==> flow/config.mk <==
export PLATFORM = sky130hd
export DESIGN_NAME = Cordic_Machine
export DESIGN_NICKNAME = Cordic_Machine
export VERILOG_FILES = /design/flow/design.v
export SDC_FILE = /design/flow/constraint.sdc
export NUM_CORES = 4
export LEC_CHECK = 0
export CAP_MARGIN = 20
export CORE_MARGIN = 2
export CORE_UTILIZATION = 66
export CTS_CLUSTER_SIZE = 58
export HOLD_SLACK_MARGIN = -0.05
export SETUP_SLACK_MARGIN = -0.43
export SLEW_MARGIN = 20
export TNS_END_PERCENT = 5
==> flow/run.sh <==
#!/bin/bash
# the make line also repeats each setting of config.mk as NAME=value (left out here)
make -C /OpenROAD-flow-scripts/flow DESIGN_CONFIG=/design/flow/config.mk WORK_HOME=/design/flow/orfs CLKGATE_MAP_FILE= finish
==> flow/constraint.sdc <==
create_clock -name core_clock -period 5.86 [get_ports {clock_pulse}]
set_input_delay 1.1720 -clock core_clock [delete_from_list [all_inputs] [get_ports {clock_pulse}]]
set_output_delay 1.1720 -clock core_clock [all_outputs]
set_load 0.01 [all_outputs]
==> flow/design.v <==
`timescale 1ns / 1ps
module Cordic_Machine(clock_pulse, reset, x_input, y_input, z_input, x_output, y_output, z_output, flag);
	input clock_pulse;
	input reset;  
	parameter fractional_bit = 22;
	parameter iteration_number = 22;
	input signed [fractional_bit+2:0] x_input;
	input signed [fractional_bit+2:0] y_input;
	input signed [fractional_bit+2:0] z_input;
	output signed [fractional_bit+2:0] x_output;
	output signed [fractional_bit+2:0] y_output;
	output signed [fractional_bit+2:0] z_output;
	output flag;  
	reg signed [fractional_bit+2:0] x_temp_result;
	reg signed [fractional_bit+2:0] y_temp_result;
	reg signed [fractional_bit+2:0] z_temp_result;
	reg [5:0] counter;  
	wire signed [fractional_bit+2:0] LUT_Atan [0:iteration_number];
	assign LUT_Atan[00] = 25'b000_0010000000000000000000;    
	assign LUT_Atan[01] = 25'b000_0001001011100100000000;   
	assign LUT_Atan[02] = 25'b000_0000100111111011001110;  
	assign LUT_Atan[03] = 25'b000_0000010100010001000100;
	assign LUT_Atan[04] = 25'b000_0000001010001011000011;
	assign LUT_Atan[05] = 25'b000_0000000101000101110101;
	assign LUT_Atan[06] = 25'b000_0000000010100010111101;
	assign LUT_Atan[07] = 25'b000_0000000001010001011111;
	assign LUT_Atan[08] = 25'b000_0000000000101000101111;
	assign LUT_Atan[09] = 25'b000_0000000000010100010111;
	assign LUT_Atan[10] = 25'b000_0000000000001010001011;
	assign LUT_Atan[11] = 25'b000_0000000000000101000101;
	assign LUT_Atan[12] = 25'b000_0000000000000010100010;
	assign LUT_Atan[13] = 25'b000_0000000000000001010001;
	assign LUT_Atan[14] = 25'b000_0000000000000000101000;
	assign LUT_Atan[15] = 25'b000_0000000000000000010100;
	assign LUT_Atan[16] = 25'b000_0000000000000000001010;
	assign LUT_Atan[17] = 25'b000_0000000000000000000101;
	assign LUT_Atan[18] = 25'b000_0000000000000000000010;
	assign LUT_Atan[19] = 25'b000_0000000000000000000001;
	assign LUT_Atan[20] = 25'b000_0000000000000000000000;
	assign LUT_Atan[21] = 25'b000_0000000000000000000000;
	assign LUT_Atan[22] = 25'b000_0000000000000000000000;
	always @(posedge clock_pulse) 
		begin
			if (reset)
				begin
					counter <= 0;
				end
			else if (counter == 0) 
				begin
					x_temp_result <= x_input;
					y_temp_result <= y_input;
					z_temp_result <= z_input;
					counter <= counter +1;
				end
			else 
				begin
					x_temp_result <= z_temp_result[fractional_bit+2] ? x_temp_result + (y_temp_result >>> (counter-1))
																					 : x_temp_result - (y_temp_result >>> (counter-1));
					y_temp_result <= z_temp_result[fractional_bit+2] ? y_temp_result - (x_temp_result >>> (counter-1))
																					 : y_temp_result + (x_temp_result >>> (counter-1));
					z_temp_result <= z_temp_result[fractional_bit+2] ? z_temp_result + LUT_Atan[counter-1]
																					 : z_temp_result - LUT_Atan[counter-1];
					counter <= (counter + 1) % (iteration_number);
				end
		end
	assign flag  = (counter == iteration_number-1) ? 1: 0;
	assign x_output = x_temp_result;
	assign y_output = y_temp_result;
	assign z_output = z_temp_result;
endmodule
==> changes_impl.md, run 1 <==
### Changed

* Status: failed layout checks
* Violated checks: negative setup slack
* Critical path data arrival time at roughly 6000 ps
* Slowest stage delay, CP at 490 ps
* Startpoint types: flop
* Tool warning count at 34
* HP Class: flop to flop
* H-tree depth at 3
* # hold bufs at CTS at 0
* Reg clk slew, reported paths at 80 ps
* Routed wire length at 42.92 mm
* Critical path's most frequent cell: o21ai_0
* I/O pins at 153
* CTS sink count at 81
* Final setup viols at 8
* Period utilisation layout at 103.0%
* Gr ovfl total at 0
* Max Slew Vio Count at 0
* Basic Gates by Area at 18.45%
* MaxCap Viol Count at 0
* CP Class: flop to flop
* Commonest flop: edfxtp_1
* R2R setup slack at -180 ps
* First-pass GRT wire length at around 67 mm
* Asr flop ratio synth at 0%
* Worst-Margin Slew at 970.4 ps
* Minimum hold slack at 705.5 ps
* Top area cell types: edfxtp_1, ha_1, mux4_2
* Compound Share, Synth at around a quarter
* Mapped Area at 12,430 sq um
* IO Port Bufs at approximately 150
* Req. time, crit path at a little under 6000 ps
* Relative slew margins at 34.62%
* Mapped Cells at between 1.5k and 2k
* Synthesized-area fraction occupied by adder cells at 9.018%
* Cell with the most instances after synthesis: nand2_1
* Setup Skew at 11.06 ps
* Worst hold endpoint: z_temp_result[0]
* Reg2Reg Depth at 23
* Crit-path cells: buf_12 > buf_12 > o21a_1 > o41a_1 > nand2_1 > a311o_1 > a31oi_1 > ha_1 > inv_1 > a211oi_1 > nor2_1 > xnor2_1 > ha_1 > o21a_1 > o21ai_0 > a21oi_1 > a41oi_1 > o31a_1 > o21ai_0 > o22ai_1 > o21ai_0 > xnor2_1 > o21ai_0
* Fin cells at ~2k
* MUX area fraction at a little under an eighth
* Number of synthesized flops with an enable pin at 75
* Core Box Area at 18,580 sq um
* Crit Path Max Fanout at 43
* FP Util at 66.91%
* Commonest cells post-synth: nand2_1, a21oi_1, nor2_1
* Initial antenna violation count at 0
* First-pass DRT Iterations at 20
* Residual DRC at 0
* Clock latency (worst-skew pair) at 360 ps
* Vias per cell at 6.926
* Worst setup margin at -176.8 ps
* Final Core Density at 82.80%
* CP top delay family: AND-OR/OR-AND gates
* Top logic family: AND-OR/OR-AND gates
* Hold wc startpoint: z_temp_result[0]
* WL/cell at 21.80 um
* YS warnings at 1
* Syn nets at 1,671
* Final worst path period need at about 6000 ps
* First DRT Iteration DRCs at 1,947
* Crit-path slowest cell: o41a_1
* Placer Congestion at ~1.3
* TritonCTS clock tree: yes
* Final net count at between 1.5k and 2k
* Post-route ant nets at 0
* Die W at between 100 and 150 um
* Synth flops at 81
* Yosys synthesis chip area at around 12,000 sq um
* Levels on crit path at 23
* Dpl hpwl at around 32 mm
* Placed cells at 1,940
* TritonCTS buffer count at 9
* Largest net degree at the start of global routing at approximately 50
* Netlist cell types at 112
* Area leader share at between 10% and 20%
* Mapped Avg Cell Area at roughly 8.2 sq um
* Chip area at 19,950 sq um
* Vias in the first global route at 12.46k
* Hold Fails Final Rpt at 0
* End point of the critical path: z_temp_result[23]
* Biggest area consumer among synthesized cells: edfxtp_1
* Fmax at 0.1657 GHz
* Crit. End Element: flop
* Yosys xor share at 10.24%
* RSZ-0062 raised after global routing: yes
* Hold depth at 3
* Global Route Usage Sum at 41.97%
* Part of the Yosys area used for sequential elements at 19.08%
* Cells in synth_stat.txt at 1,507
* Clock root cell: clkbuf_16
* Die y size at approximately 140 um
* Critical R2R Capture: z_temp_result[23]
* Ant. Diodes at 0
* Worst Setup SP: counter[0]
* Via Count at 13.64k
* CP Buf/Inv Count at 3
* Row Count at 50
* Reg-to-reg critical path startpoint: counter[0]
* CTS Buffer Depth at 2
* Area Overhead vs Synth at 23.75%
* # fillers at 1,277
-- area by class of cell --
| type | count | area (sq um) | share of cell area (%) |
|---|---|---|---|
| clock inverters | 7 | 67.56 | 0.4392 |
| multi-input cells | 1293 | 9520 | 61.88 |
| clock buffers | 9 | 225.2 | 1.464 |
| repair buffers | 302 | 2733 | 17.76 |
| inverters | 43 | 168.9 | 1.098 |
| well taps | 234 | 292.8 | 1.903 |
| flip-flops and latches | 81 | 2377 | 15.45 |
-- stage by stage --
step | area [sq um] | setup TNS (ps) | setup WS, ps
after detailed placement | 14950 | -293.9 | -74.54
after global placement | 14950 | 0 | 50.12
after global routing | 15380 | -6257 | -471.4
after CTS | 15240 | -697.6 | -149.2
after floorplan | 12510 | -2109 | -414.5
final | 15380 | -1081 | -176.8
-- what timing repair did --
action / in CTS / in global routing
endpoints found under the hold margin: 0 / 0
gates resized: 0 / 8
endpoints found under the setup margin: 0 / 13
buffers inserted: 0 / 13
-- routing by layer --
metal | up-vias | share of wire [%] | GRT usage [%]
li1 | 6089 | - | -
met1 | 6237 | 38 | 55.48
met2 | 1055 | 43 | 62.14
met3 | 257 | 13 | 12.87
met4 | 0 | 6.3 | 21.11
met5 | - | 0 | 1.253
==> inputs of run 2 (changes only) <==
Settings changed: ABC_AREA set to 1, CORE_UTILIZATION 66 to 69, CTS_CLUSTER_DIAMETER set to 371, CTS_CLUSTER_SIZE 58 to 98, HOLD_SLACK_MARGIN -0.05 to not set, PLACE_DENSITY set to 0.77, SETUP_SLACK_MARGIN -0.43 to not set, TNS_END_PERCENT 5 to 10.
Clock period 5.86 ns to 5.45 ns, I/O delays scaled along.
==> run 2 against run 1 <==
Net effect: still fails the layout checks on negative setup slack; core utilization up 2.8 points; clock skew is 1.5 ps higher; global-route usage increased by 0.38 points; non-clock buffer count shrank 69; via count grew 20%; critical path depth up 11; design area decreased by 0.42%; final cell count grew 27%; sequential cell count is the same.
==> changes_impl.md, run 2 <==
### Changed

* Req. time, crit path at 5560 ps (-410 ps)
* Final setup viols at 2 (-6)
* Post-route ant nets at 0 (unchanged)
* IO Port Bufs at 152 (unchanged)
* Largest net degree at the start of global routing at 53 (+8.2%)
* CTS Buffer Depth at 2 (unchanged)
* Routed wire length at 46.59 mm (+8.5%)
* Worst hold endpoint: z_temp_result[0]
* Basic Gates by Area at 43.57% (+25 points)
* Crit-path slowest cell: nor4_4
* Mapped Avg Cell Area at 5.979 sq um (-28%)
* Global Route Usage Sum at 42.34% (+0.38 points)
* HP Class: flop to flop
* Area leader share at 20.43% (+2.3 points)
* Placer Congestion at 1.103 (-14%)
* Setup Skew at 12.56 ps (+1.496 ps)
* Violated checks: negative setup slack
* Cell with the most instances after synthesis: nand2_1
* CP Class: flop to flop
* Mapped Cells at 2,099 (+39%)
* Startpoint types: flop
* Crit Path Max Fanout at 7 (-84%)
* Period utilisation layout at 101.4% (-1.6 points)
* Mapped Area at 12,550 sq um (+0.96%)
* Relative slew margins at 31.42% (-3.2 points)
* Worst Setup SP: counter[0]
* Slowest stage delay, CP at 420 ps (-70 ps)
* Chip area at 19,280 sq um (-3.3%)
* Compound Share, Synth at 12.59% (-14 points)
* Die y size at 138.9 um (-1.7%)
* # fillers at 1,148 (-10%)
* CTS sink count at 81 (unchanged)
* TritonCTS buffer count at 9 (unchanged)
* First-pass GRT wire length at 67.80 mm (+1.9%)
* MUX area fraction at 0% (-12 points)
* YS warnings at 1 (unchanged)
* First-pass DRT Iterations at 12 (-40%)
* Syn nets at 2,263 (+35%)
* Reg2Reg Depth at 34 (+48%)
* Hold wc startpoint: z_temp_result[0]
* Clock root cell: clkbuf_16
* Synth flops at 81 (unchanged)
* Part of the Yosys area used for sequential elements at 18.90% (-0.18 points)
* Worst setup margin at -74.96 ps (+101.9 ps)
* Comb area at 9349 sq um (-1.8%)
* Final net count at 2,426 (+28%)
* Top area cell types: nand2_1, edfxtp_1, nand3_1
* Critical R2R Capture: z_temp_result[23]
* TritonCTS clock tree: yes
* MaxCap Viol Count at 0 (unchanged)
* Top logic family: simple AND/OR/NAND/NOR gates
* Die W at 138.9 um (-1.7%)
* Row Count at 49 (-2.0%)
* Fmax at 0.1810 GHz (+9.3%)
* Final worst path period need at 5525 ps (-511.9 ps)
* FP Util at 70.11% (+3.2 points)
* Levels on crit path at 34 (+48%)
* Yosys xor share at 7.058% (-3.2 points)
* Number of synthesized flops with an enable pin at 75 (unchanged)
* Placed Area at 14,460 sq um (-3.3%)
* WL/cell at 18.66 um (-14%)
* Setup TNS at -102.3 ps (+978.8 ps)
* I/O pins at 153 (unchanged)
* Cells in synth_stat.txt at 2,099 (+39%)
* Worst-Margin Slew at 1029 ps (+58.26 ps)
* Commonest flop: edfxtp_1
* Area Overhead vs Synth at 22.06%
* Initial antenna violation count at 0 (unchanged)
* Clock latency (worst-skew pair) at 370 ps (about the same)
* Reg clk slew, reported paths at 70 ps (about the same)
* Max Slew Vio Count at 0 (unchanged)
* End point of the critical path: z_temp_result[23]
* Asr flop ratio synth at 0% (unchanged)
* Synthesized-area fraction occupied by adder cells at 8.853% (-0.17 points)
* Hold depth at 3 (unchanged)
* CP Buf/Inv Count at 4 (+1)
* Status: failed layout checks
* Hold Fails Final Rpt at 0 (unchanged)
* R2R setup slack at -70 ps (+100 ps)
* Vias in the first global route at 14.13k (+13%)
* Via Count at 16.38k (+20%)
* Crit. End Element: flop
* Critical path data arrival time at 5640 ps (-510 ps)
* Commonest cells post-synth: nand2_1, nand3_1, inv_1
* Dpl hpwl at 32.29 mm (+1.8%)
* Post-route cell area at 15,320 sq um (-0.42%)
* CP top delay family: simple AND/OR/NAND/NOR gates
* Yosys synthesis chip area at 12,550 sq um (+0.96%)
* Reg-to-reg critical path startpoint: counter[0]
* Residual DRC at 0 (unchanged)
* Core Box Area at 17,900 sq um (-3.6%)
* RSZ-0062 raised after global routing: yes
* Register Area at 2376 sq um (about the same)
* Netlist cell types at 54 (-52%)
* Biggest area consumer among synthesized cells: nand2_1
* H-tree depth at 3 (unchanged)
* Gr ovfl total at 0 (unchanged)
* First DRT Iteration DRCs at 2,899 (+49%)
* Critical path's most frequent cell: nand2_2
* Vias per cell at 6.558 (-5.3%)
* Tool warning count at 35 (+2.9%)
-- run 2: cell type report --
type / instances / area share (%)
sequential: 81 / 15.51
multi-input combinational: 1728 / 61.03
tap: 229 / 1.870
timing repair buffer: 233 / 14.44
clock inverter: 6 / 0.4329
antenna: 1 / 0.01633
inverter: 209 / 5.211
clock buffer: 10 / 1.495
-- run 2: what timing repair did --
action | 4_1_cts | 5_1_grt
resized | 2 | 81
gates cloned | 0 | 1
endpoints found under the setup margin | 1 | 29
hold buffers | 0 | 0
pin swaps | 0 | 28
endpoints found under the hold margin | 0 | 0
buffers inserted | 0 | 26
-- run 2: through the flow --
step / utilization (%) / std cells / setup slack (ps) / hold slack [ps]
after CTS: 82.48 / 2469 / 2.489 / 709.1
after floorplan: - / 2099 / 106.0 / 714.2
after global routing: 85.56 / 2496 / -341.8 / 742.1
after global placement: 80.77 / 2453 / 169.6 / 689.6
after detailed placement: 80.77 / 2453 / 10.48 / 686.5
final: 85.57 / 2497 / -74.96 / 720.6
-- run 2: routing by layer --
| layer | routed length, um | track usage, % | vias up | part of all wire, % |
|---|---|---|---|---|
| met5 | 0 | 0 | - | 0 |
| met4 | 3289 | 18.02 | 0 | 7.1 |
| met3 | 6408 | 8.322 | 410 | 14 |
| met2 | 20310 | 69.30 | 1501 | 44 |
| met1 | 16580 | 54.79 | 7151 | 36 |
| li1 | - | - | 7313 | - |
==> inputs of run 3 (changes only) <==
Settings changed: ABC_AREA 1 to 0, CELL_PAD_IN_SITES_DETAIL_PLACEMENT set to 0, CELL_PAD_IN_SITES_GLOBAL_PLACEMENT set to 3, CORE_ASPECT_RATIO set to 1.15, CORE_UTILIZATION 69 to 49, CTS_CLUSTER_DIAMETER 371 to 317, CTS_CLUSTER_SIZE 98 to 65, GPL_TIMING_DRIVEN set to 0, MAX_ROUTING_LAYER set to met5, PLACE_DENSITY 0.77 to not set, PLACE_DENSITY_LB_ADDON set to 0.25, SETUP_SLACK_MARGIN set to 1.23, TNS_END_PERCENT 10 to not set.
Clock period 5.45 ns to 6.48 ns, I/O delays scaled along.
==> run 3 against run 2 <==
Net effect: the run now fails in 3_1_place_gp_skip_io; synthesized area decreased by 0.95%; die size increased by 38%; synthesized cell count decreased by 28%.
==> changes_impl.md, run 3 <==
### Implementation results

* Syn nets at 1,671 (-26%)
* Status: aborted with a tool error
* Number of synthesized flops with an enable pin at 75 (unchanged)
* Yosys synthesis chip area at 12,430 sq um (-0.95%)
* Mapped Area at 12,430 sq um (-0.95%)
* Asr flop ratio synth at 0% (unchanged)
* Part of the Yosys area used for sequential elements at 19.08% (+0.18 points)
* Chip area at 26,660 sq um (+38%)
* Synth flops at 81 (unchanged)
* Basic Gates by Area at 18.45% (-25 points)
* YS warnings at 1 (unchanged)
* Commonest cells post-synth: nand2_1, a21oi_1, nor2_1
* Top logic family: AND-OR/OR-AND gates
* MUX area fraction at 11.85% (+12 points)
* Yosys xor share at 10.24% (+3.2 points)
* Failed at: 3_1_place_gp_skip_io
* Cells in synth_stat.txt at 1,507 (-28%)
* Synthesized-area fraction occupied by adder cells at 9.018% (+0.17 points)
* Row Count at 62 (+27%)
* Die W at 152.5 um (+9.8%)
* Biggest area consumer among synthesized cells: edfxtp_1
* Cell with the most instances after synthesis: nand2_1
* FP Util at 49.77% (-20 points)
* Mapped Avg Cell Area at 8.249 sq um (+38%)
* Mapped Cells at 1,507 (-28%)
* Compound Share, Synth at 26.14% (+14 points)
* Top area cell types: edfxtp_1, ha_1, mux4_2
* Err: [ERROR FLW-0024] Place density exceeds 1.0 (current PLACE_DENSITY_LB_ADDON =  0.25). Please check if the value of  PLACE_DENSITY_LB_ADDON is between 0 and 0.99.
* Core Box Area at 24,980 sq um (+40%)
* Die y size at 174.8 um (+26%)
* Netlist cell types at 112 (+110%)
* Area leader share at 18.12% (-2.3 points)
* Commonest flop: edfxtp_1
==> inputs of run 4 (changes only) <==
Settings changed: ABC_AREA 0 to not set, CELL_PAD_IN_SITES_DETAIL_PLACEMENT 0 to not set, CELL_PAD_IN_SITES_GLOBAL_PLACEMENT 3 to not set, CORE_ASPECT_RATIO 1.15 to not set, CORE_UTILIZATION 49 to 56, CTS_CLUSTER_DIAMETER 317 to not set, CTS_CLUSTER_SIZE 65 to 61, GPL_TIMING_DRIVEN 0 to not set, MAX_ROUTING_LAYER met5 to not set, PLACE_DENSITY_LB_ADDON 0.25 to not set, SETUP_SLACK_MARGIN 1.23 to -0.39.
Clock period 6.48 ns to 4.18 ns, I/O delays scaled along.
==> run 4 against run 3 <==
Net effect: synthesized cell count unchanged; the layout now fails its checks (negative setup slack); die size down 12%; synthesized area unchanged.
==> changes_impl.md, run 4 <==
### Changed

* Status: failed layout checks
* Violated checks: negative setup slack
* Reg2Reg Depth at 25
* Yosys xor share at 10.24% (unchanged)
* RSZ-0062 raised after global routing: yes
* Setup Skew at 12.04 ps
* Vias per cell at ~7.0
* Biggest area consumer among synthesized cells: edfxtp_1
* H-tree depth at 3
* Global Route Usage Sum at 50.25%
* MUX area fraction at 11.85% (unchanged)
* CP top delay family: AND-OR/OR-AND gates
* Mapped Avg Cell Area at 8.249 sq um (unchanged)
* Via Count at 17.06k
* CP Buf/Inv Count at 5
* First DRT Iteration DRCs at between 2k and 3k
* Reg clk slew, reported paths at 80 ps
* Critical path data arrival time at between 6000 and 7000 ps
* Slowest stage delay, CP at 430 ps
* Chip area at 23,410 sq um (-12%)
* CTS sink count at 81
* Register Area at 2376 sq um
* Fmax at about 0.17 GHz
* Hold wc startpoint: z_temp_result[0]
* Commonest flop: edfxtp_1
* Worst setup margin at -1838 ps
* # fillers at between 900 and 1k
* End point of the critical path: y_temp_result[23]
* Max Slew Vio Count at 0
* Placer Congestion at around 1.1
* Number of synthesized flops with an enable pin at 75 (unchanged)
* Cell with the most instances after synthesis: nand2_1
* Synthesized-area fraction occupied by adder cells at 9.018% (unchanged)
* Worst-Margin Slew at roughly 800 ps
* Asr flop ratio synth at 0% (unchanged)
* Startpoint types: flop
* R2R setup slack at -1840 ps
* Levels on crit path at 25
* Die W at 153.0 um (+0.30%)
* Crit-path slowest cell: or3b_1
* Minimum hold slack at 681.2 ps
* Residual DRC at 0
* Largest net degree at the start of global routing at around 49
* CTS Buffer Depth at 2
* Vias in the first global route at between 15k and 20k
* FP Util at 56.97% (+7.2 points)
* Final net count at ~2.3k
* Area leader share at 18.12% (unchanged)
* Worst Setup SP: counter[0]
* Core Box Area at 21,820 sq um (-13%)
* Part of the Yosys area used for sequential elements at 19.08% (unchanged)
* Hold depth at 3
* HP Class: flop to flop
* Post-route ant nets at 0
* Critical R2R Capture: y_temp_result[23]
* Netlist cell types at 112 (unchanged)
* # hold bufs at CTS at 0
* TritonCTS buffer count at 9
* Yosys synthesis chip area at 12,430 sq um (unchanged)
* Mapped Cells at 1,507 (unchanged)
* Crit. End Element: flop
* Row Count at 54 (-13%)
* Area Overhead vs Synth at 56.82%
* Routed wire length at 63.94 mm
* IO Port Bufs at 152
* Gr ovfl total at 0
* Clock latency (worst-skew pair) at 370 ps
* MaxCap Viol Count at 0
* Commonest cells post-synth: nand2_1, a21oi_1, nor2_1
* WL/cell at roughly 26 um
* YS warnings at 1 (unchanged)
* Final setup viols at 69
* First-pass DRT Iterations at 12
* Tool warning count at 36
* Basic Gates by Area at 18.45% (unchanged)
* Compound Share, Synth at 26.14% (unchanged)
* Top area cell types: edfxtp_1, ha_1, mux4_2
* Initial antenna violation count at 4
* Req. time, crit path at between 4000 and 5000 ps
* Crit Path Max Fanout at 11
* Dpl ws at -1644 ps
* Clock root cell: clkbuf_16
* Period utilisation layout at 144.0%
* Hold Fails Final Rpt at 0
* Cells in synth_stat.txt at 1,507 (unchanged)
* Comb area at 10,270 sq um
* Syn nets at 1,671 (unchanged)
* First-pass GRT wire length at 92.81 mm
* TritonCTS clock tree: yes
* Ant. Diodes at 0
* I/O pins at 153
* Reg-to-reg critical path startpoint: counter[0]
* CP Class: flop to flop
* Final worst path period need at 6018 ps
* Mapped Area at 12,430 sq um (unchanged)
* Relative slew margins at 46.49%
* Synth flops at 81 (unchanged)
* Top logic family: AND-OR/OR-AND gates
* Die y size at 153.0 um (-12%)
* Worst hold endpoint: z_temp_result[0]
* Dpl hpwl at 43.70 mm
## run 4: repair_timing
action,4_1_cts,5_1_grt
resized,57,53
setup buffers,17,8
gates cloned,2,0
pin swaps,28,13
endpoints found under the setup margin,54,62
## run 4: cell type report
cell class	instances	area share, %
sequential	81	12.19
multi-input combinational	1293	52.70
inverter	43	0.8664
clock inverter	7	0.3915
clock buffer	9	1.155
timing repair buffer	718	30.91
tap	280	1.797
## run 4: through the flow
stage | instances | setup TNS [ps] | area, sq um | utilization, %
finish | 2431 | -68070 | 19500 | 89.34
global route | 2431 | -76460 | 19500 | 89.34
CTS | 2423 | -51860 | 19190 | 87.95
detailed placement | 2388 | -59640 | 18420 | 84.38
global placement | 2388 | -46810 | 18420 | 84.38
floorplan | 1507 | -64370 | 12890 | -
## run 4: layer usage
layer	routed length (um)	vias to the layer above	GRT usage (%)
met5	72	-	0
met3	9131	573	15.45
met1	21650	7826	60.06
li1	-	6920	-
met2	27390	1739	79.84
met4	5696	6	29.94
==> inputs of run 5 (changes only) <==
Settings changed: CELL_PAD_IN_SITES_DETAIL_PLACEMENT set to 2, CELL_PAD_IN_SITES_GLOBAL_PLACEMENT set to 1, CORE_ASPECT_RATIO set to 1.5, CORE_UTILIZATION 56 to 40, CTS_CLUSTER_SIZE 61 to not set, GPL_ROUTABILITY_DRIVEN set to 0, GPL_TIMING_DRIVEN set to 0, MIN_ROUTING_LAYER set to met2, PLACE_DENSITY_LB_ADDON set to 0.19, SETUP_SLACK_MARGIN -0.39 to 0.77, TNS_END_PERCENT set to 80.
Clock period 4.18 ns to 6.0 ns, I/O delays scaled along.
==> run 5 against run 4 <==
Net effect: the flow now stops in 4_1_cts; synthesized cell count unchanged; die size increased by 39%; synthesized area unchanged.
==> changes_impl.md, run 5 <==
### Implementation results

* Status: aborted with a tool error
* Failed at: 4_1_cts
* Err: [ERROR DPL-0033] detailed placement checks failed during check placement.
* Cell with the most instances after synthesis: nand2_1
* IO Port Bufs at 152 (unchanged)
* Die y size at 219.9 um (+44%)
* Chip area at 32,540 sq um (+39%)
* Core Box Area at 30,840 sq um (+41%)
* Placed cells at 2,066 (-13%)
* Asr flop ratio synth at 0% (unchanged)
* MUX area fraction at 11.85% (unchanged)
* Area leader share at 18.12% (unchanged)
* YS warnings at 1 (unchanged)
* Placed Area at 14,920 sq um (-19%)
* I/O pins at 153 (unchanged)
* Basic Gates by Area at 18.45% (unchanged)
* Mapped Cells at 1,507 (unchanged)
* Top logic family: AND-OR/OR-AND gates
* Top area cell types: edfxtp_1, ha_1, mux4_2
* Yosys synthesis chip area at 12,430 sq um (unchanged)
* Yosys xor share at 10.24% (unchanged)
* Commonest cells post-synth: nand2_1, a21oi_1, nor2_1
* Row Count at 79 (+46%)
* Mapped Area at 12,430 sq um (unchanged)
* Cells in synth_stat.txt at 1,507 (unchanged)
* FP Util at 40.31% (-17 points)
* Number of synthesized flops with an enable pin at 75 (unchanged)
* Compound Share, Synth at 26.14% (unchanged)
* Netlist cell types at 112 (unchanged)
* Biggest area consumer among synthesized cells: edfxtp_1
* Mapped Avg Cell Area at 8.249 sq um (unchanged)
* Commonest flop: edfxtp_1
* Die W at 147.9 um (-3.3%)
* Syn nets at 1,671 (unchanged)
* Part of the Yosys area used for sequential elements at 19.08% (unchanged)
* Synth flops at 81 (unchanged)
* Synthesized-area fraction occupied by adder cells at 9.018% (unchanged)
* Dpl hpwl at 52.94 mm (+21%)
[run 5: through the flow]
stage | worst slack, ps | TNS [ps]
after floorplan | -74.06 | -74.06
after global placement | -1591 | -36720
after detailed placement | -1767 | -49540
==> inputs of run 6 (changes only) <==
Settings changed: ABC_AREA set to 0, CELL_PAD_IN_SITES_DETAIL_PLACEMENT 2 to not set, CELL_PAD_IN_SITES_GLOBAL_PLACEMENT 1 to not set, CORE_ASPECT_RATIO 1.5 to not set, CORE_UTILIZATION 40 to 71, CTS_CLUSTER_SIZE set to 40, GPL_ROUTABILITY_DRIVEN 0 to not set, GPL_TIMING_DRIVEN 0 to not set, MIN_ROUTING_LAYER met2 to not set, PLACE_DENSITY set to 0.95, PLACE_DENSITY_LB_ADDON 0.19 to not set, SETUP_SLACK_MARGIN 0.77 to -0.05, TNS_END_PERCENT 80 to 5.
Clock period 6.0 ns to 6.08 ns, I/O delays scaled along.
==> run 6 against run 5 <==
Net effect: the run fails in 5_1_grt; synthesized cell count did not move; die size down 43%; synthesized area unchanged.
==> changes_impl.md, run 6 <==
### Implementation results

* Status: aborted with a tool error
* Failed at: 5_1_grt
* Err: [ERROR GRT-0232] Routing congestion too high. Check the congestion heatmap in the GUI.
* I/O pins at 153 (unchanged)
* Mapped Cells at 1,507 (unchanged)
* Yosys synthesis chip area at 12,430 sq um (unchanged)
* Compound Share, Synth at 26.14% (unchanged)
* Asr flop ratio synth at 0% (unchanged)
* Row Count at 48 (-39%)
* Mapped Area at 12,430 sq um (unchanged)
* Dpl hpwl at 31.16 mm (-41%)
* Area leader share at 18.12% (unchanged)
* Global Route Usage Sum at 67.12%
* Commonest cells post-synth: nand2_1, a21oi_1, nor2_1
* Part of the Yosys area used for sequential elements at 19.08% (unchanged)
* Top area cell types: edfxtp_1, ha_1, mux4_2
* Synth flops at 81 (unchanged)
* Placed Area at 14,430 sq um (-3.3%)
* CTS Buffer Depth at 2
* Biggest area consumer among synthesized cells: edfxtp_1
* Syn nets at 1,671 (unchanged)
* Die W at 136.3 um (-7.9%)
* Core Box Area at 17,240 sq um (-44%)
* # hold bufs at CTS at 0
* Synthesized-area fraction occupied by adder cells at 9.018% (unchanged)
* IO Port Bufs at 152 (unchanged)
* Netlist cell types at 112 (unchanged)
* MUX area fraction at 11.85% (unchanged)
* TritonCTS buffer count at 9
* Gr ovfl total at 11
* Cells in synth_stat.txt at 1,507 (unchanged)
* Basic Gates by Area at 18.45% (unchanged)
* H-tree depth at 3
* Cell with the most instances after synthesis: nand2_1
* Chip area at 18,580 sq um (-43%)
* Placer Congestion at approximately 1.3
* YS warnings at 1 (unchanged)
* CTS sink count at 81
* Top logic family: AND-OR/OR-AND gates
* Yosys xor share at 10.24% (unchanged)
* Mapped Avg Cell Area at 8.249 sq um (unchanged)
* Die y size at 136.3 um (-38%)
* FP Util at 72.13% (+32 points)
* Clock root cell: clkbuf_16
* Number of synthesized flops with an enable pin at 75 (unchanged)
* Commonest flop: edfxtp_1
==> run 6: stage by stage <==
| step | hold WS [ps] | worst slack, ps | std cells |
|---|---|---|---|
| after floorplan | 710.0 | -44.91 | 1507 |
| after global placement | 703.2 | 147.0 | 1859 |
| after detailed placement | 705.7 | -86.47 | 1859 |
| after CTS | 724.9 | -50.09 | 1879 |
==> run 6: layer usage <==
layer | GRT usage [%] | GRT overflow
met1 | 71.01 | 0
met5 | 16.67 | 0
met3 | 47.95 | 1
met4 | 58.56 | 3
met2 | 86.07 | 7
==> run 6: what timing repair did <==
| item | CTS |
|---|---|
| pin swaps | 1 |
| setup endpoints to repair | 3 |
| gates resized | 4 |
| buffers inserted | 4 |
==> inputs of run 7 (changes only) <==
Settings changed: ABC_AREA 0 to not set, CORE_UTILIZATION 71 to 72, CTS_CLUSTER_DIAMETER set to 28, CTS_CLUSTER_SIZE 40 to 50, PLACE_DENSITY 0.95 to not set, PLACE_DENSITY_LB_ADDON set to 0.25, SETUP_SLACK_MARGIN -0.05 to 0.78, TNS_END_PERCENT 5 to not set.
Clock period 6.08 ns to 4.71 ns, I/O delays scaled along.
==> run 7 against run 6 <==
Net effect: the flow stops in 3_5_place_dp; die size shrank 1.4%; synthesized area is the same; synthesized cell count is the same.
==> changes_impl.md, run 7 <==
### Implementation results

* Status: aborted with a tool error
* Failed at: 3_5_place_dp
* Err: [ERROR DPL-0038] Utilization greater than 100%, impossible to legalize
* Top logic family: AND-OR/OR-AND gates
* Commonest cells post-synth: nand2_1, a21oi_1, nor2_1
* Row Count at 48 (unchanged)
* Basic Gates by Area at 18.45% (unchanged)
* Part of the Yosys area used for sequential elements at 19.08% (unchanged)
* YS warnings at 1 (unchanged)
* Placer Congestion at 1.388 (+5.6%)
* Area leader share at 18.12% (unchanged)
* Netlist cell types at 112 (unchanged)
* Mapped Avg Cell Area at 8.249 sq um (unchanged)
* Die y size at 135.4 um (-0.68%)
* Syn nets at 1,671 (unchanged)
* Core Box Area at 17,120 sq um (-0.70%)
* Number of synthesized flops with an enable pin at 75 (unchanged)
* MUX area fraction at 11.85% (unchanged)
* FP Util at 72.63% (+0.51 points)
* IO Port Bufs at 152 (unchanged)
* Commonest flop: edfxtp_1
* Yosys synthesis chip area at 12,430 sq um (unchanged)
* Cells in synth_stat.txt at 1,507 (unchanged)
* Die W at 135.4 um (-0.68%)
* Mapped Area at 12,430 sq um (unchanged)
* Biggest area consumer among synthesized cells: edfxtp_1
* Yosys xor share at 10.24% (unchanged)
* Synthesized-area fraction occupied by adder cells at 9.018% (unchanged)
* Synth flops at 81 (unchanged)
* I/O pins at 153 (unchanged)
* Compound Share, Synth at 26.14% (unchanged)
* Mapped Cells at 1,507 (unchanged)
* Cell with the most instances after synthesis: nand2_1
* Asr flop ratio synth at 0% (unchanged)
* Chip area at 18,330 sq um (-1.4%)
* Top area cell types: edfxtp_1, ha_1, mux4_2
## run 7: stage by stage
stage	std cells	hold WS, ps
global placement	2258	655.8
floorplan	1507	710.0
==> inputs of run 8 (changes only) <==
Settings changed: ABC_AREA set to 0, CORE_UTILIZATION 72 to 61, CTS_CLUSTER_DIAMETER 28 to 29, CTS_CLUSTER_SIZE 50 to 40, PLACE_DENSITY_LB_ADDON 0.25 to not set, SETUP_SLACK_MARGIN 0.78 to 1.48, TNS_END_PERCENT set to 5.
Clock period 4.71 ns to 4.98 ns, I/O delays scaled along.
==> run 8 against run 7 <==
Net effect: the flow stops in 5_1_grt; synthesized area did not move; die size rose by 17%; synthesized cell count did not move.
==> changes_impl.md, run 8 <==
### Implementation results

* Row Count at 52 (+8.3%)
* Placer Congestion at 1.267 (-8.7%)
* TritonCTS buffer count at 9
* Cells in synth_stat.txt at 1,507 (unchanged)
* MUX area fraction at 11.85% (unchanged)
* Commonest cells post-synth: nand2_1, a21oi_1, nor2_1
* Status: aborted with a tool error
* Area leader share at 18.12% (unchanged)
* Asr flop ratio synth at 0% (unchanged)
* # hold bufs at CTS at 0
* Biggest area consumer among synthesized cells: edfxtp_1
* Number of synthesized flops with an enable pin at 75 (unchanged)
* Mapped Cells at 1,507 (unchanged)
* Part of the Yosys area used for sequential elements at 19.08% (unchanged)
* Clock root cell: clkbuf_16
* H-tree depth at 3
* Top logic family: AND-OR/OR-AND gates
* Commonest flop: edfxtp_1
* Mapped Avg Cell Area at 8.249 sq um (unchanged)
* Failed at: 5_1_grt
* IO Port Bufs at 152 (unchanged)
* FP Util at 61.84% (-11 points)
* Synth flops at 81 (unchanged)
* Die y size at 146.8 um (+8.4%)
* Synthesized-area fraction occupied by adder cells at 9.018% (unchanged)
* Yosys synthesis chip area at 12,430 sq um (unchanged)
* Core Box Area at 20,100 sq um (+17%)
* Dpl hpwl at 38.05 mm
* CTS Buffer Depth at 2
* Compound Share, Synth at 26.14% (unchanged)
* Global Route Usage Sum at 84.69%
* Basic Gates by Area at 18.45% (unchanged)
* I/O pins at 153 (unchanged)
* Gr ovfl total at 307
* Placed Area at between 15,000 and 20,000 sq um
* Die W at 146.8 um (+8.4%)
* Err: [ERROR GRT-0232] Routing congestion too high. Check the congestion heatmap in the GUI.
* YS warnings at 1 (unchanged)
* Top area cell types: edfxtp_1, ha_1, mux4_2
* Mapped Area at 12,430 sq um (unchanged)
* Chip area at 21,540 sq um (+17%)
* CTS sink count at approximately 81
* Yosys xor share at 10.24% (unchanged)
* Syn nets at 1,671 (unchanged)
* Cell with the most instances after synthesis: nand2_1
* Netlist cell types at 112 (unchanged)
run 8: routing by layer:
layer | overflow | GRT usage [%]
met5 | 6 | 36.36
met2 | 169 | 100.2
met1 | 16 | 83.90
met3 | 14 | 70.78
met4 | 102 | 86.55
run 8: stage by stage:
step	setup slack (ps)	cells	hold WS, ps
4_1_cts	-535.0	2337	705.0
3_5_place_dp	-784.7	2294	684.7
3_3_place_gp	-555.1	2294	660.8
2_1_floorplan	-1095	1507	710.0
run 8: repair_timing:
action                                  CTS
pin swaps                                77
buffers inserted                         26
gates cloned                              1
resized                                 117
endpoints found under the setup margin   77
==> inputs of run 9 (changes only) <==
Settings changed: ABC_AREA 0 to 1, CORE_ASPECT_RATIO set to 0.5, CORE_UTILIZATION 61 to 40, CTS_CLUSTER_DIAMETER 29 to 274, CTS_CLUSTER_SIZE 40 to 39, HOLD_SLACK_MARGIN set to -0.02, PLACE_DENSITY set to 0.37, SETUP_SLACK_MARGIN 1.48 to -0.56.
Clock period 4.98 ns to 6.0 ns, I/O delays scaled along.
==> run 9 against run 8 <==
Net effect: now clean on timing, DRC and antenna; die size increased by 53%; synthesized area increased by 0.96%; synthesized cell count grew 39%.
==> changes_impl.md, run 9 <==
### Changed

* Status: complete, no violations
* Reg-to-reg critical path startpoint: counter[0]
* Crit. End Element: flop
* Fmax at around 0.18 GHz
* Commonest flop: edfxtp_1
* Die W at 254.5 um (+73%)
* WL/cell at approximately 19 um
* First-pass GRT wire length at about 76 mm
* Via Count at 14.34k
* Reg2Reg Depth at 28
* Placed Area at 14,580 sq um (-17%)
* TritonCTS clock tree: yes
* Global Route Usage Sum at 30.28%
* Basic Gates by Area at 43.57% (+25 points)
* Worst-Margin Slew at between 700 and 800 ps
* Worst Setup SP: counter[0]
* Chip area at 32,900 sq um (+53%)
* Crit Path Max Fanout at 45
* Startpoint types: flop
* Vias per cell at 5.409
* Worst hold endpoint: z_temp_result[0]
* TritonCTS buffer count at 9 (unchanged)
* Post-route cell area at between 10,000 and 15,000 sq um
* Mapped Area at 12,550 sq um (+0.96%)
* MaxCap Viol Count at 0
* Top area cell types: nand2_1, edfxtp_1, nand3_1
* Vias in the first global route at 12.98k
* Levels on crit path at 28
* Top logic family: simple AND/OR/NAND/NOR gates
* I/O pins at 153 (unchanged)
* Post_cts resized at 0 (-100%)
* Mapped Avg Cell Area at 5.979 sq um (-28%)
* First-pass DRT Iterations at 6
* Placer Congestion at 0.9786 (-23%)
* Residual DRC at 0
* Part of the Yosys area used for sequential elements at 18.90% (-0.18 points)
* Final worst path period need at 5684 ps
* FP Util at 41.05% (-21 points)
* Cell with the most instances after synthesis: nand2_1
* # fillers at 3,288
* Compound Share, Synth at 12.59% (-14 points)
* Die y size at 129.3 um (-12%)
* Dpl hpwl at 40.51 mm (+6.5%)
* Max Slew Vio Count at 0
* Synth flops at 81 (unchanged)
* Row Count at 45 (-13%)
* Area leader share at 20.43% (+2.3 points)
* Yosys xor share at 7.058% (-3.2 points)
* Clock root cell: clkbuf_16
* Asr flop ratio synth at 0% (unchanged)
* Tool warning count at 33
* Area Overhead vs Synth at 18.48%
* Largest net degree at the start of global routing at between 60 and 70
* Number of synthesized flops with an enable pin at 75 (unchanged)
* Setup TNS at 0 ps
* Mapped Cells at 2,099 (+39%)
* First DRT Iteration DRCs at 1,536
* Final net count at about 2.4k
* HP Class: flop to flop
* Register Area at 2374 sq um
* CP Buf/Inv Count at 3
* Biggest area consumer among synthesized cells: nand2_1
* Gr ovfl total at 0
* Comb area at 9049 sq um
* Setup bufs post-CTS at 0 (-100%)
* Reg clk slew, reported paths at 80 ps
* Period utilisation layout at 94.73%
* Final setup viols at 0
* MUX area fraction at 0% (-12 points)
* Netlist cell types at 54 (-52%)
* Slowest stage delay, CP at 400 ps
* Hold depth at 3
* Critical R2R Capture: y_temp_result[19]
* Hold wc startpoint: z_temp_result[0]
* Routed wire length at approximately 50 mm
* Critical path's most frequent cell: o21ai_0
* H-tree depth at 3 (unchanged)
* CP top delay family: AND-OR/OR-AND gates
* End point of the critical path: y_temp_result[19]
* Syn nets at 2,263 (+35%)
* IO Port Bufs at 152 (unchanged)
* R2R setup slack at 320 ps
* Commonest cells post-synth: nand2_1, nand3_1, inv_1
* Clock latency (worst-skew pair) at 380 ps
* CTS sink count at 81 (unchanged)
* # hold bufs at CTS at 0 (unchanged)
* CP Class: flop to flop
* Synthesized-area fraction occupied by adder cells at 8.853% (-0.17 points)
* Hold Fails Final Rpt at 0
* Crit-path slowest cell: nand2_4
* Cells in synth_stat.txt at 2,099 (+39%)
* Core Box Area at 30,570 sq um (+52%)
* Req. time, crit path at 6120 ps
* Critical path data arrival time at between 5000 and 6000 ps
* Post-route ant nets at 0
* Setup Skew at 19.41 ps
* YS warnings at 1 (unchanged)
* Yosys synthesis chip area at 12,550 sq um (+0.96%)
* CTS Buffer Depth at 2 (unchanged)
* Initial antenna violation count at 1
* Relative slew margins at between 40% and 50%
==> run 9: layout make-up <==
type	instances	share of cell area, %
antenna	1	0.01683
clock buffer	9	1.515
clock inverter	7	0.4039
inverter	209	5.309
multi-input combinational	1728	60.85
sequential	81	15.96
tap	423	3.559
timing repair buffer	193	12.39
==> run 9: metrics by stage <==
| stage | hold slack, ps | cells | utilization [%] | worst slack [ps] |
|---|---|---|---|---|
| final | 753.5 | 2651 | 48.64 | 316.1 |
| after global routing | 784.8 | 2650 | 48.63 | -258.5 |
| after CTS | 757.2 | 2650 | 48.63 | 388.8 |
| after detailed placement | 733.4 | 2634 | 47.70 | 402.2 |
| after global placement | 712.3 | 2634 | 47.70 | 466.1 |
| after floorplan | 714.2 | 2099 | - | 656.0 |
==> run 9: layer usage <==
metal	track usage [%]	routed length, um	vias up
met3	7.011	4031	49
met5	0	0	-
li1	-	-	7235
met1	46.00	25300	6543
met4	6.367	831	0
met2	42.88	19620	511
==> inputs of run 10 (changes only) <==
Settings changed: ABC_AREA 1 to 0, CAP_MARGIN 20 to 10, CORE_ASPECT_RATIO 0.5 to not set, CORE_MARGIN 2 to 5, CORE_UTILIZATION 40 to 31, CTS_CLUSTER_DIAMETER 274 to 114, CTS_CLUSTER_SIZE 39 to not set, HOLD_SLACK_MARGIN -0.02 to not set, PLACE_DENSITY 0.37 to not set, SETUP_SLACK_MARGIN -0.56 to -0.05, SLEW_MARGIN 20 to 40, TNS_END_PERCENT 5 to not set.
Clock period 6.0 ns to 4.82 ns, I/O delays scaled along.
==> run 10 against run 9 <==
Net effect: now fails the layout checks on negative setup slack; global-route usage shrank 5.1 points; via count increased by 3.4%; largest cell class unchanged; final cell count grew 3.4%; die size is 34% higher; clock-buffer cell count did not move.
==> changes_impl.md, run 10 <==
### Changed

* Status: failed layout checks
* Violated checks: negative setup slack
* Synth flops at 81 (unchanged)
* Commonest cells post-synth: nand2_1, a21oi_1, nor2_1
* Reg2Reg Depth at 27 (-3.6%)
* Reg clk slew, reported paths at 70 ps (about the same)
* Global Route Usage Sum at 25.15% (-5.1 points)
* Crit-path slowest cell: or4_4
* Asr flop ratio synth at 0% (unchanged)
* CTS sink count at 81 (unchanged)
* First DRT Iteration DRCs at 970 (-37%)
* End point of the critical path: y_temp_result[24]
* CP Class: flop to flop
* H-tree depth at 3 (unchanged)
* YS warnings at 1 (unchanged)
* Worst Setup SP: counter[0]
* IO Port Bufs at 152 (unchanged)
* Relative slew margins at 47.36% (+0.60 points)
* Worst setup margin at -831.4 ps (-1147 ps)
* First-pass DRT Iterations at 5 (-1)
* WL/cell at 21.09 um (+12%)
* Basic Gates by Area at 18.45% (-25 points)
* Mapped Area at 12,430 sq um (-0.95%)
* Row Count at 73 (+62%)
* Die y size at 210.3 um (+63%)
* Largest net degree at the start of global routing at 45 (-27%)
* Dpl hpwl at 45.52 mm (+12%)
* Area leader share at 18.12% (-2.3 points)
* CP top delay family: AND-OR/OR-AND gates
* Crit Path Max Fanout at 8 (-82%)
* RSZ-0062 raised after global routing: yes
* Ant. Diodes at 0 (-1)
* Top area cell types: edfxtp_1, ha_1, mux4_2
* HP Class: flop to flop
* Final net count at 2,374 (-0.50%)
* Startpoint types: flop
* Commonest flop: edfxtp_1
* First-pass GRT wire length at 86.98 mm (+15%)
* Clock latency (worst-skew pair) at 400 ps (+20 ps)
* MaxCap Viol Count at 0 (unchanged)
* Vias in the first global route at 15.00k (+16%)
* Slowest stage delay, CP at 460 ps (+60 ps)
* Critical R2R Capture: y_temp_result[24]
* Via Count at 14.83k (+3.4%)
* CP Buf/Inv Count at 5 (+2)
* Cell with the most instances after synthesis: nand2_1
* Die W at 210.3 um (-17%)
* # hold bufs at CTS at 0 (unchanged)
* Cells in synth_stat.txt at 1,507 (-28%)
* TritonCTS buffer count at 9 (unchanged)
* Tool warning count at 34 (+3.0%)
* Initial antenna violation count at 0 (-1)
* Core Box Area at 39,730 sq um (+30%)
* Post-route cell area at 20,940 sq um (+41%)
* MUX area fraction at 11.85% (+12 points)
* Yosys xor share at 10.24% (+3.2 points)
* I/O pins at 153 (unchanged)
* Top logic family: AND-OR/OR-AND gates
* Fmax at 0.1769 GHz (+0.58%)
* Synthesized-area fraction occupied by adder cells at 9.018% (+0.17 points)
* Max Slew Vio Count at 0 (unchanged)
* Final worst path period need at 5651 ps (-32.56 ps)
* Post-route ant nets at 0 (unchanged)
* Chip area at 44,210 sq um (+34%)
* Compound Share, Synth at 26.14% (+14 points)
* Netlist cell types at 112 (+110%)
* Part of the Yosys area used for sequential elements at 19.08% (+0.18 points)
* Req. time, crit path at 5070 ps (-1050 ps)
* Placer Congestion at 0.9991 (+2.1%)
* Hold wc startpoint: z_temp_result[0]
* Setup TNS at -20,010 ps (-20,010 ps)
* Residual DRC at 0 (unchanged)
* Critical path data arrival time at 5900 ps (+90 ps)
* Crit. End Element: flop
* FP Util at 31.29% (-9.8 points)
* Placed Area at 18,760 sq um (+29%)
* Final Core Density at 52.70% (+4.1 points)
* CTS Buffer Depth at 2 (unchanged)
* Mapped Avg Cell Area at 8.249 sq um (+38%)
* Biggest area consumer among synthesized cells: edfxtp_1
* Levels on crit path at 27 (-3.6%)
* Yosys synthesis chip area at 12,430 sq um (-0.95%)
* Mapped Cells at 1,507 (-28%)
* Period utilisation layout at 117.2% (+23 points)
* Reg-to-reg critical path startpoint: counter[0]
* Syn nets at 1,671 (-26%)
* Gr ovfl total at 0 (unchanged)
* Area Overhead vs Synth at 68.44%
* Hold depth at 3 (unchanged)
* Hold Fails Final Rpt at 0 (unchanged)
* Final setup viols at 42 (+42)
* R2R setup slack at -830 ps (-1150 ps)
* Dpl ws at -1100 ps (-1502 ps)
* Worst hold endpoint: z_temp_result[0]
* Number of synthesized flops with an enable pin at 75 (unchanged)
* Vias per cell at 5.412 (about the same)
* Setup Skew at 9.357 ps (-10.05 ps)
* Clock root cell: clkbuf_16
* Routed wire length at 57.79 mm (+16%)
* TritonCTS clock tree: yes
* Worst-Margin Slew at 784.4 ps (-14.19 ps)
-- run 10: final cells by class --
class                   count  area [sq um]
clock buffers               9         225.2
clock inverters             7         70.07
fillers                  3709         18790
inverters                  43         167.7
multi-input cells        1293         10770
flip-flops and latches     81          2377
well taps                 525         656.9
repair buffers            782          6669
-- run 10: through the flow --
stage	std cells	hold slack (ps)
finish	2740	705.5
CTS	2698	715.8
detailed placement	2636	695.6
global placement	2636	681.9
floorplan	1507	710.0
global route	2740	756.9
-- run 10: metal layers --
metal / up-vias / wire, um / track usage, %
li1: 7061 / - / -
met1: 7254 / 25400 / 33.24
met2: 435 / 27140 / 41.14
met3: 80 / 3539 / 5.879
met4: 0 / 1719 / 7.493
met5: - / 0 / 0
-- run 10: repair_timing --
| item | in CTS | in global routing |
|---|---|---|
| cloned | 1 | 0 |
| resized | 134 | 129 |
| setup endpoints to repair | 48 | 54 |
| pin swaps | 101 | 123 |
| setup buffers | 51 | 48 |
==> inputs of run 11 (changes only) <==
Settings changed: ABC_AREA 0 to not set, CAP_MARGIN 10 to 20, CORE_MARGIN 5 to 2, CORE_UTILIZATION 31 to 72, CTS_CLUSTER_DIAMETER 114 to 358, CTS_CLUSTER_SIZE set to 14, HOLD_SLACK_MARGIN set to -0.08, PLACE_DENSITY_LB_ADDON set to 0.25, SETUP_SLACK_MARGIN -0.05 to -0.33, SLEW_MARGIN 40 to 20.
Clock period 4.82 ns to 3.83 ns, I/O delays scaled along.
==> run 11 against run 10 <==
Net effect: the flow now stops in 3_5_place_dp; die size shrank 59%; synthesized area is the same; synthesized cell count is the same.
==> changes_impl.md, run 11 <==
### Implementation results

* Failed at: 3_5_place_dp
* Synthesized-area fraction occupied by adder cells at 9.018% (unchanged)
* FP Util at 72.63% (+41 points)
* Chip area at 18,330 sq um (-59%)
* Placer Congestion at 1.401 (+40%)
* Mapped Cells at 1,507 (unchanged)
* Netlist cell types at 112 (unchanged)
* Top area cell types: edfxtp_1, ha_1, mux4_2
* Core Box Area at 17,120 sq um (-57%)
* Status: aborted with a tool error
* IO Port Bufs at 152 (unchanged)
* MUX area fraction at 11.85% (unchanged)
* Die W at 135.4 um (-36%)
* Die y size at 135.4 um (-36%)
* Yosys xor share at 10.24% (unchanged)
* Yosys synthesis chip area at 12,430 sq um (unchanged)
* Compound Share, Synth at 26.14% (unchanged)
* Commonest cells post-synth: nand2_1, a21oi_1, nor2_1
* Basic Gates by Area at 18.45% (unchanged)
* Asr flop ratio synth at 0% (unchanged)
* Cells in synth_stat.txt at 1,507 (unchanged)
* Part of the Yosys area used for sequential elements at 19.08% (unchanged)
* Mapped Area at 12,430 sq um (unchanged)
* Area leader share at 18.12% (unchanged)
* Biggest area consumer among synthesized cells: edfxtp_1
* Number of synthesized flops with an enable pin at 75 (unchanged)
* Row Count at 48 (-34%)
* I/O pins at 153 (unchanged)
* YS warnings at 1 (unchanged)
* Err: [ERROR DPL-0038] Utilization greater than 100%, impossible to legalize
* Top logic family: AND-OR/OR-AND gates
* Mapped Avg Cell Area at 8.249 sq um (unchanged)
* Syn nets at 1,671 (unchanged)
* Commonest flop: edfxtp_1
* Synth flops at 81 (unchanged)
* Cell with the most instances after synthesis: nand2_1
[run 11: stage by stage]
| step | std cells | setup WS (ps) | TNS, ps | cell area (sq um) |
|---|---|---|---|---|
| after global placement | 2324 | -1526 | -61730 | 18180 |
| after floorplan | 1507 | -2244 | -88940 | 12890 |
==> inputs of run 12 (changes only) <==
Settings changed: ABC_AREA set to 1, CAP_MARGIN 20 to 10, CELL_PAD_IN_SITES_DETAIL_PLACEMENT set to 2, CELL_PAD_IN_SITES_GLOBAL_PLACEMENT set to 3, CORE_ASPECT_RATIO set to 0.62, CORE_MARGIN 2 to 5, CORE_UTILIZATION 72 to 31, CTS_CLUSTER_DIAMETER 358 to 291, CTS_CLUSTER_SIZE 14 to 39, GPL_ROUTABILITY_DRIVEN set to 0, GPL_TIMING_DRIVEN set to 0, HOLD_SLACK_MARGIN -0.08 to not set, MIN_ROUTING_LAYER set to met2, PLACE_DENSITY_LB_ADDON 0.25 to not set, SETUP_SLACK_MARGIN -0.33 to 0.74, SLEW_MARGIN 20 to 40.
Clock period 3.83 ns to 4.82 ns, I/O delays scaled along.
==> run 12 against run 11 <==
Net effect: the flow stops in 5_1_grt; die size up 140%; synthesized area is 0.96% higher; synthesized cell count is 39% higher.
==> changes_impl.md, run 12 <==
### Implementation results

* Basic Gates by Area at 43.57% (+25 points)
* Status: aborted with a tool error
* Compound Share, Synth at 12.59% (-14 points)
* Yosys synthesis chip area at 12,550 sq um (+0.96%)
* Number of synthesized flops with an enable pin at 75 (unchanged)
* FP Util at 31.16% (-41 points)
* Asr flop ratio synth at 0% (unchanged)
* Global Route Usage Sum at 72.22%
* Mapped Avg Cell Area at 5.979 sq um (-28%)
* Commonest cells post-synth: nand2_1, nand3_1, inv_1
* MUX area fraction at 0% (-12 points)
* Synth flops at 81 (unchanged)
* CTS Buffer Depth at 2
* Dpl ws at -2141 ps
* Area leader share at 20.43% (+2.3 points)
* Top logic family: simple AND/OR/NAND/NOR gates
* Err: [ERROR GRT-0116] Global routing finished with congestion. Check the congestion regions in the DRC Viewer.
* Chip area at 44,730 sq um (+140%)
* Mapped Cells at 2,099 (+39%)
* Cells in synth_stat.txt at 2,099 (+39%)
* Synthesized-area fraction occupied by adder cells at 8.853% (-0.17 points)
* Cell with the most instances after synthesis: nand2_1
* TritonCTS buffer count at 9
* Failed at: 5_1_grt
* Clock root cell: clkbuf_16
* Row Count at 58 (+21%)
* I/O pins at 153 (unchanged)
* Dpl hpwl at around 57 mm
* Commonest flop: edfxtp_1
* Die W at 265.5 um (+96%)
* IO Port Bufs at 152 (unchanged)
* Die y size at 168.4 um (+24%)
* Placed cells at 2,792
* YS warnings at 1 (unchanged)
* H-tree depth at 3
* Core Box Area at 40,280 sq um (+140%)
* CTS sink count at 81
* Netlist cell types at 54 (-52%)
* Gr ovfl total at approximately 120
* Mapped Area at 12,550 sq um (+0.96%)
* Top area cell types: nand2_1, edfxtp_1, nand3_1
* Biggest area consumer among synthesized cells: nand2_1
* Syn nets at 2,263 (+35%)
* Yosys xor share at 7.058% (-3.2 points)
* Part of the Yosys area used for sequential elements at 18.90% (-0.18 points)
* # hold bufs at CTS at 0
run 12: layer usage:
metal,track usage [%],GRT overflow
met1,-,-
met2,77.47,2
met3,87.64,104
met4,40.89,1
met5,57.73,17
run 12: timing repair:
action	4_1_cts
pin swaps	241
setup endpoints to repair	72
setup buffers	209
resized	861
gates cloned	8
run 12: stage by stage:
stage | TNS, ps | cell area (sq um)
2_1_floorplan | -356.0 | 12850
3_3_place_gp | -59340 | 15040
3_5_place_dp | -65080 | 15090
4_1_cts | -8478 | 20900
==> inputs of run 13 (changes only) <==
Settings changed: ABC_AREA 1 to not set, CAP_MARGIN 10 to 20, CELL_PAD_IN_SITES_DETAIL_PLACEMENT 2 to not set, CELL_PAD_IN_SITES_GLOBAL_PLACEMENT 3 to not set, CORE_ASPECT_RATIO 0.62 to not set, CORE_MARGIN 5 to 2, CORE_UTILIZATION 31 to 66, CTS_CLUSTER_DIAMETER 291 to not set, CTS_CLUSTER_SIZE 39 to not set, GPL_ROUTABILITY_DRIVEN 0 to not set, GPL_TIMING_DRIVEN 0 to not set, MIN_ROUTING_LAYER met2 to not set, SETUP_SLACK_MARGIN 0.74 to not set, SLEW_MARGIN 40 to 20.
Clock period 4.82 ns to 4.86 ns, I/O delays scaled along.
==> run 13 against run 12 <==
Net effect: the flow stops in 4_1_cts; synthesized area down 0.95%; die size decreased by 55%; synthesized cell count fell by 28%.
==> changes_impl.md, run 13 <==
### Implementation results

* Yosys xor share at 10.24% (+3.2 points)
* Dpl hpwl at 45.02 mm (-22%)
* Placed Area at 17,570 sq um (+16%)
* Top logic family: AND-OR/OR-AND gates
* Compound Share, Synth at 26.14% (+14 points)
* Failed at: 4_1_cts
* Asr flop ratio synth at 0% (unchanged)
* FP Util at 66.91% (+36 points)
* Die y size at 141.2 um (-16%)
* I/O pins at 153 (unchanged)
* Commonest cells post-synth: nand2_1, a21oi_1, nor2_1
* Cells in synth_stat.txt at 1,507 (-28%)
* Mapped Avg Cell Area at 8.249 sq um (+38%)
* Synthesized-area fraction occupied by adder cells at 9.018% (+0.17 points)
* Row Count at 50 (-14%)
* Syn nets at 1,671 (-26%)
* IO Port Bufs at 152 (unchanged)
* Yosys synthesis chip area at 12,430 sq um (-0.95%)
* Mapped Cells at 1,507 (-28%)
* Die W at 141.2 um (-47%)
* Placed cells at 2,246 (-20%)
* Err: [ERROR DPL-0038] Utilization greater than 100%, impossible to legalize
* Netlist cell types at 112 (+110%)
* Biggest area consumer among synthesized cells: edfxtp_1
* Placer Congestion at approximately 1.4
* Chip area at 19,950 sq um (-55%)
* Mapped Area at 12,430 sq um (-0.95%)
* YS warnings at 1 (unchanged)
* Number of synthesized flops with an enable pin at 75 (unchanged)
* Commonest flop: edfxtp_1
* Part of the Yosys area used for sequential elements at 19.08% (+0.18 points)
* Basic Gates by Area at 18.45% (-25 points)
* Top area cell types: edfxtp_1, ha_1, mux4_2
* Area leader share at 18.12% (-2.3 points)
* Synth flops at 81 (unchanged)
* Cell with the most instances after synthesis: nand2_1
* MUX area fraction at 11.85% (+12 points)
* Core Box Area at 18,580 sq um (-54%)
* Status: aborted with a tool error
run 13: metrics by stage:
step / worst slack [ps]
global placement: -586.8
floorplan: -1214
detailed placement: -1143
==> inputs of run 14 (changes only) <==
Settings changed: CAP_MARGIN 20 to 15, CELL_PAD_IN_SITES_DETAIL_PLACEMENT set to 2, CELL_PAD_IN_SITES_GLOBAL_PLACEMENT set to 1, CORE_ASPECT_RATIO set to 0.63, CORE_MARGIN 2 to 5, CORE_UTILIZATION 66 to 52, GPL_ROUTABILITY_DRIVEN set to 0, GPL_TIMING_DRIVEN set to 0, HOLD_SLACK_MARGIN set to -0.08, MIN_ROUTING_LAYER set to met2, PLACE_DENSITY_LB_ADDON set to 0.25, SETUP_SLACK_MARGIN set to 0.47.
Clock period 4.86 ns to 6.0 ns, I/O delays scaled along.
==> run 14 against run 13 <==
Net effect: the run fails in 3_5_place_dp; synthesized area did not move; synthesized cell count unchanged; die size is 36% higher.
==> changes_impl.md, run 14 <==
### Implementation results

* Top area cell types: edfxtp_1, ha_1, mux4_2
* Cell with the most instances after synthesis: nand2_1
* Failed at: 3_5_place_dp
* Top logic family: AND-OR/OR-AND gates
* YS warnings at 1 (unchanged)
* Netlist cell types at 112 (unchanged)
* MUX area fraction at 11.85% (unchanged)
* Die y size at 132.7 um (-6.0%)
* Yosys xor share at 10.24% (unchanged)
* Part of the Yosys area used for sequential elements at 19.08% (unchanged)
* Synth flops at 81 (unchanged)
* Chip area at 27,180 sq um (+36%)
* Basic Gates by Area at 18.45% (unchanged)
* IO Port Bufs at 152 (unchanged)
* Core Box Area at 23,290 sq um (+25%)
* Err: [ERROR DPL-0033] detailed placement checks failed during check placement.
* Compound Share, Synth at 26.14% (unchanged)
* Status: aborted with a tool error
* Number of synthesized flops with an enable pin at 75 (unchanged)
* Area leader share at 18.12% (unchanged)
* Mapped Avg Cell Area at 8.249 sq um (unchanged)
* Asr flop ratio synth at 0% (unchanged)
* Mapped Cells at 1,507 (unchanged)
* Cells in synth_stat.txt at 1,507 (unchanged)
* Synthesized-area fraction occupied by adder cells at 9.018% (unchanged)
* Commonest flop: edfxtp_1
* Row Count at 44 (-12%)
* Mapped Area at 12,430 sq um (unchanged)
* Die W at 204.8 um (+45%)
* I/O pins at 153 (unchanged)
* Yosys synthesis chip area at 12,430 sq um (unchanged)
* Syn nets at 1,671 (unchanged)
* Commonest cells post-synth: nand2_1, a21oi_1, nor2_1
* FP Util at 53.38% (-14 points)
* Biggest area consumer among synthesized cells: edfxtp_1
## run 14: metrics by stage
stage	setup slack (ps)	hold slack [ps]
global placement	-1367	675.8
floorplan	-74.91	710.0
